==> flow/design.v (excerpt) <==
module top_level
#(parameter WIDTH = 8)
(
	input clk, rst, init, finish, ack,
	input [WIDTH-1:0]
		ori_0,
		ori_1,
		ori_2,
		ori_3,
		ori_4,
		ori_5,
		ori_6,
		ori_7,
		ori_8,
		ori_9,
		ori_10,
		ori_11,
		ori_12,
		ori_13,
		ori_14,
		ori_15,
		ori_16,
		ori_17,
		ori_18,
		ori_19,
		ori_20,
		ori_21,
		ori_22,
		ori_23,
		ori_24,
		ori_25,
		ori_26,
		ori_27,
		ori_28,
		ori_29,
		ori_30,
		ori_31,
		can_0,
		can_1,
		can_2,
		can_3,
		can_4,
		can_5,
		can_6,
		can_7,
		can_8,
		can_9,
		can_10,
		can_11,
		can_12,
		can_13,
		can_14,
		can_15,
		can_16,
		can_17,
		can_18,
		can_19,
		can_20,
		can_21,
		can_22,
		can_23,
		can_24,
		can_25,
		can_26,
		can_27,
		can_28,
		can_29,
		can_30,
		can_31,
	output done,
	output [WIDTH+4:0] out_sad
	);
	reg [WIDTH-1:0] reg_ori_0,
					reg_ori_1,
					reg_ori_2,
					reg_ori_3,
					reg_ori_4,
					reg_ori_5,
					reg_ori_6,
					reg_ori_7,
					reg_ori_8,
					reg_ori_9,
					reg_ori_10,
					reg_ori_11,
					reg_ori_12,
					reg_ori_13,
					reg_ori_14,
					reg_ori_15,
					reg_ori_16,
					reg_ori_17,
					reg_ori_18,
					reg_ori_19,
					reg_ori_20,
					reg_ori_21,
					reg_ori_22,
					reg_ori_23,
					reg_ori_24,
					reg_ori_25,
					reg_ori_26,
					reg_ori_27,
					reg_ori_28,
					reg_ori_29,
					reg_ori_30,
					reg_ori_31,
					reg_can_0,
					reg_can_1,
					reg_can_2,
					reg_can_3,
					reg_can_4,
					reg_can_5,
					reg_can_6,
					reg_can_7,
					reg_can_8,
					reg_can_9,
					reg_can_10,
					reg_can_11,
					reg_can_12,
					reg_can_13,
					reg_can_14,
					reg_can_15,
					reg_can_16,
					reg_can_17,
					reg_can_18,
					reg_can_19,
					reg_can_20,
					reg_can_21,
					reg_can_22,
					reg_can_23,
					reg_can_24,
					reg_can_25,
					reg_can_26,
					reg_can_27,
					reg_can_28,
					reg_can_29,
					reg_can_30,
					reg_can_31;
	wire rst_regs, en;
	control b_control(
		.clk(clk),
		.rst(rst),
		.init(init),
		.finish(finish),
		.ack(ack),
		.en(en),
		.done(done),
		.rst_sad(rst_regs)
		);
	SAD_4x8 b_SAD_4x8(
		.clk(clk),
		.rst(rst_regs),
  ...
clock: 3.02 ns
lec_check: 0
abc_area: 0
cap_margin: 5
core_margin: 2
core_utilization: 72
cts_cluster_diameter: 284
place_density: 0.65
setup_slack_margin: -0.06
slew_margin: 20
run.sh (not shown) runs the stock make flow with config.mk's settings and CLKGATE_MAP_FILE=.
The first run aborted during detailed placement, error DPL-0038.
Next try:
Settings changed: ABC_AREA 0 to 1, SETUP_SLACK_MARGIN -0.06 to -0.28.
This time the run did not get past clock tree synthesis on DPL-0038.
Die area rose by 7.9%.
Synthesized area rose by about 8%.
Synthesized cell count rose by 33%.
Next try:
Settings changed: ABC_AREA 1 to not set, CAP_MARGIN 5 to 20, CORE_UTILIZATION 72 to 40, CTS_CLUSTER_DIAMETER 284 to not set, PLACE_DENSITY 0.65 to not set, SETUP_SLACK_MARGIN -0.28 to not set.
Clock period 3.02 ns to 8.25 ns, I/O delays scaled along.
The new run went through all stages and came out clean.
Synthesized cell count shrinks by 25%.
Synthesized area shrinks by about 7%.
Die size grows by about 66%.
Next try:
Settings changed: CORE_ASPECT_RATIO set to 1.25, CORE_MARGIN 2 to 7, SETUP_SLACK_MARGIN set to 0.12.
Clock period 8.25 ns to 5.8 ns, I/O delays scaled along.
Result: The new run went through all stages and came out clean; global-route usage decreases by 1.3 points; sequential cell count stays the same; synthesized cell count is unchanged; setup slack degrades by 2.1 ns; fmax climbs by 6.2%; die size rises by 5.7%; register-to-register slack gets worse by 2.1 ns.


sierra:
top_level again, from the RTL that the note above started with.
Settings: LEC_CHECK=0, CAP_MARGIN=20, CORE_MARGIN=2, CORE_UTILIZATION=62, SLEW_MARGIN=20; clock period 3.02 ns.
global routing (5_1_grt): sierra exited with error
Modified inputs, amber compared to sierra
# sierra
export LEC_CHECK = 0
export CAP_MARGIN = 20
export CORE_MARGIN = 2
export CORE_UTILIZATION = 62
export SLEW_MARGIN = 20
create_clock -name core_clock -period 3.02 [get_ports {clk}]
# amber
export LEC_CHECK = 0
export ABC_AREA = 1
export CAP_MARGIN = 20
export CORE_MARGIN = 2
export CORE_UTILIZATION = 72
export CTS_CLUSTER_DIAMETER = 373
export CTS_CLUSTER_SIZE = 93
export SLEW_MARGIN = 20
create_clock -name core_clock -period 2.69 [get_ports {clk}]
## What came out
- amber never completed; the flow aborted with a tool error in clock tree synthesis (4_1_cts).
- Number of unique standard cell types used by synthesis, amber and sierra: higher on sierra
- In the tables for amber and sierra, chip area estimate from yosys synthesis reads lower with sierra.
- Looking at height of the die across amber and sierra, the one that comes out higher is sierra.
- In amber the die area turned out 5800 um^2 lower than in sierra.
- Looking at floorplan core density, amber sits 9.6 points above sierra.
- Across both runs, xor/xnor share of the synthesized area was higher for amber than for sierra.
- In the reports for amber and sierra, the smaller number of instances in the synthesized netlist belongs to sierra.
- Higher synthesized area among amber and sierra: amber
- The average size of a mapped cell of amber is lower than that of sierra.
Here is what was changed in the inputs of ember compared with amber.
# amber
export LEC_CHECK = 0
export ABC_AREA = 1
export CAP_MARGIN = 20
export CORE_MARGIN = 2
export CORE_UTILIZATION = 72
export CTS_CLUSTER_DIAMETER = 373
export CTS_CLUSTER_SIZE = 93
export SLEW_MARGIN = 20
create_clock -name core_clock -period 2.69 [get_ports {clk}]
# ember
export LEC_CHECK = 0
export CAP_MARGIN = 20
export CORE_MARGIN = 2
export CORE_UTILIZATION = 72
export PLACE_DENSITY = 0.66
export SLEW_MARGIN = 20
create_clock -name core_clock -period 5.2 [get_ports {clk}]
==> results <==
FAIL amber @ clock tree synthesis (4_1_cts): tool exited with error. Completing all stages was not enough for ember: its layout failed the final checks because of setup timing. Going from amber to ember, the placed cell area was found to have gone down by about 22%. On post-synthesis simple-gate area fraction, the lower figure sits with ember, not amber. Comparing synthesized cell count for ember and amber, the smaller number came from ember. Per the comparison of ember with amber, number of synthesized register bits held steady; proportion of register bits with asynchronous set or reset after synthesis barely changed; core utilization at floorplan flat; total cell area reported by yosys after synthesis shows a reduction of 7.4%; share of synthesized cell area in full adder, half adder and majority cells moved up. Synthesized area went down by a little under 10% going from amber to ember. Measured against each other, ember and amber differ in die extent in x, the lower figure coming from ember.
What indigo does differently from ember at the input level:
# ember
export LEC_CHECK = 0
export CAP_MARGIN = 20
export CORE_MARGIN = 2
export CORE_UTILIZATION = 72
export PLACE_DENSITY = 0.66
export SLEW_MARGIN = 20
create_clock -name core_clock -period 5.2 [get_ports {clk}]
# indigo
export LEC_CHECK = 0
export CAP_MARGIN = 20
export CORE_MARGIN = 2
export CORE_UTILIZATION = 40
export SLEW_MARGIN = 20
create_clock -name core_clock -period 5.8 [get_ports {clk}]
--- outcome ---
indigo: flow completed, timing, DRC and antenna clean
Final checks on ember, whose flow otherwise completed, came back failing, citing setup timing.
ember has a lower clock period minus final worst setup slack than indigo.
On global-route usage, the lower figure sits with indigo, not ember.
Looking at combinational share of cell area, indigo sits 1.2 points lower than ember does.
In the flow results for indigo and ember, the portion of the clock cycle consumed by the worst path in the final layout is larger on ember.
Number of gates resized after cts on indigo is down relative to ember.
[compare] base=ember new=indigo: actual transition at the worst max-transition pin saw an increase, clock-buffer cell count saw an increase, routed wire length saw little to no change.


top_level again, from the RTL that the note above started with.
==> flow/design.v (excerpt) <==
module top_level
#(parameter WIDTH = 8)
(
	input clk, rst, init, finish, ack,
	input [WIDTH-1:0]
		ori_0,
		ori_1,
		ori_2,
		ori_3,
		ori_4,
		ori_5,
		ori_6,
		ori_7,
		ori_8,
		ori_9,
		ori_10,
		ori_11,
		ori_12,
		ori_13,
		ori_14,
		ori_15,
		ori_16,
		ori_17,
		ori_18,
		ori_19,
		ori_20,
		ori_21,
		ori_22,
		ori_23,
		ori_24,
		ori_25,
		ori_26,
		ori_27,
		ori_28,
		ori_29,
		ori_30,
		ori_31,
		can_0,
		can_1,
		can_2,
		can_3,
		can_4,
		can_5,
		can_6,
		can_7,
		can_8,
		can_9,
		can_10,
		can_11,
		can_12,
		can_13,
		can_14,
		can_15,
		can_16,
		can_17,
		can_18,
		can_19,
		can_20,
		can_21,
		can_22,
		can_23,
		can_24,
		can_25,
		can_26,
		can_27,
		can_28,
		can_29,
		can_30,
		can_31,
	output done,
	output [WIDTH+4:0] out_sad
	);
Settings: LEC_CHECK=0, ABC_AREA=1, CAP_MARGIN=15, CELL_PAD_IN_SITES_DETAIL_PLACEMENT=2, CELL_PAD_IN_SITES_GLOBAL_PLACEMENT=2, CORE_ASPECT_RATIO=1.47, CORE_MARGIN=10, CORE_UTILIZATION=37, CTS_CLUSTER_DIAMETER=172, GPL_ROUTABILITY_DRIVEN=0, HOLD_SLACK_MARGIN=0.09, MAX_ROUTING_LAYER=met4, PLACE_DENSITY_LB_ADDON=0.27, SETUP_SLACK_MARGIN=1.19, SLEW_MARGIN=15, TNS_END_PERCENT=60; clock period 6.38 ns.
Next try:
- ABC_AREA: 1 -> unset
- CAP_MARGIN: 15 -> 20
- CELL_PAD_IN_SITES_DETAIL_PLACEMENT: 2 -> unset
- CELL_PAD_IN_SITES_GLOBAL_PLACEMENT: 2 -> unset
- CORE_ASPECT_RATIO: 1.47 -> unset
- CORE_MARGIN: 10 -> 2
- CORE_UTILIZATION: 37 -> 40
- CTS_CLUSTER_DIAMETER: 172 -> unset
- GPL_ROUTABILITY_DRIVEN: 0 -> unset
- HOLD_SLACK_MARGIN: 0.09 -> unset
- MAX_ROUTING_LAYER: met4 -> unset
- PLACE_DENSITY_LB_ADDON: 0.27 -> unset
- SETUP_SLACK_MARGIN: 1.19 -> unset
- SLEW_MARGIN: 15 -> 20
- TNS_END_PERCENT: 60 -> unset
- clock period: 6.38 -> 5.61 ns (I/O delays scaled with it)
Result:
- worst setup slack degrades by 1.3 ns
- via count is lower by about a fifth
- synthesized area is lower by a little under a tenth
- sequential share of layout area is higher by 1.3 points
- fmax is lower by roughly a tenth
- register-to-register slack degrades by 1.3 ns
- core utilization is higher by 4.3 points
Next try:
- CORE_UTILIZATION: 40 -> 71
- CTS_CLUSTER_DIAMETER: unset -> 90
- SETUP_SLACK_MARGIN: unset -> 0.74
- clock period: 5.61 -> 3.02 ns (I/O delays scaled with it)
The new run failed in detailed placement. Die area came out lower by 43%. Area after synthesis is unchanged. Synthesized cell count does not change.
Next try:
- ABC_AREA: unset -> 1
- CORE_UTILIZATION: 71 -> 59
- CTS_CLUSTER_DIAMETER: 90 -> unset
- PLACE_DENSITY: unset -> 0.36
- SETUP_SLACK_MARGIN: 0.74 -> unset
- clock period: 3.02 -> 3.25 ns (I/O delays scaled with it)
With this change the flow completed and failed the layout checks on negative setup slack; area after synthesis increases by 8.0%; synthesized cell count increases by 33%; die size increases by 29%.
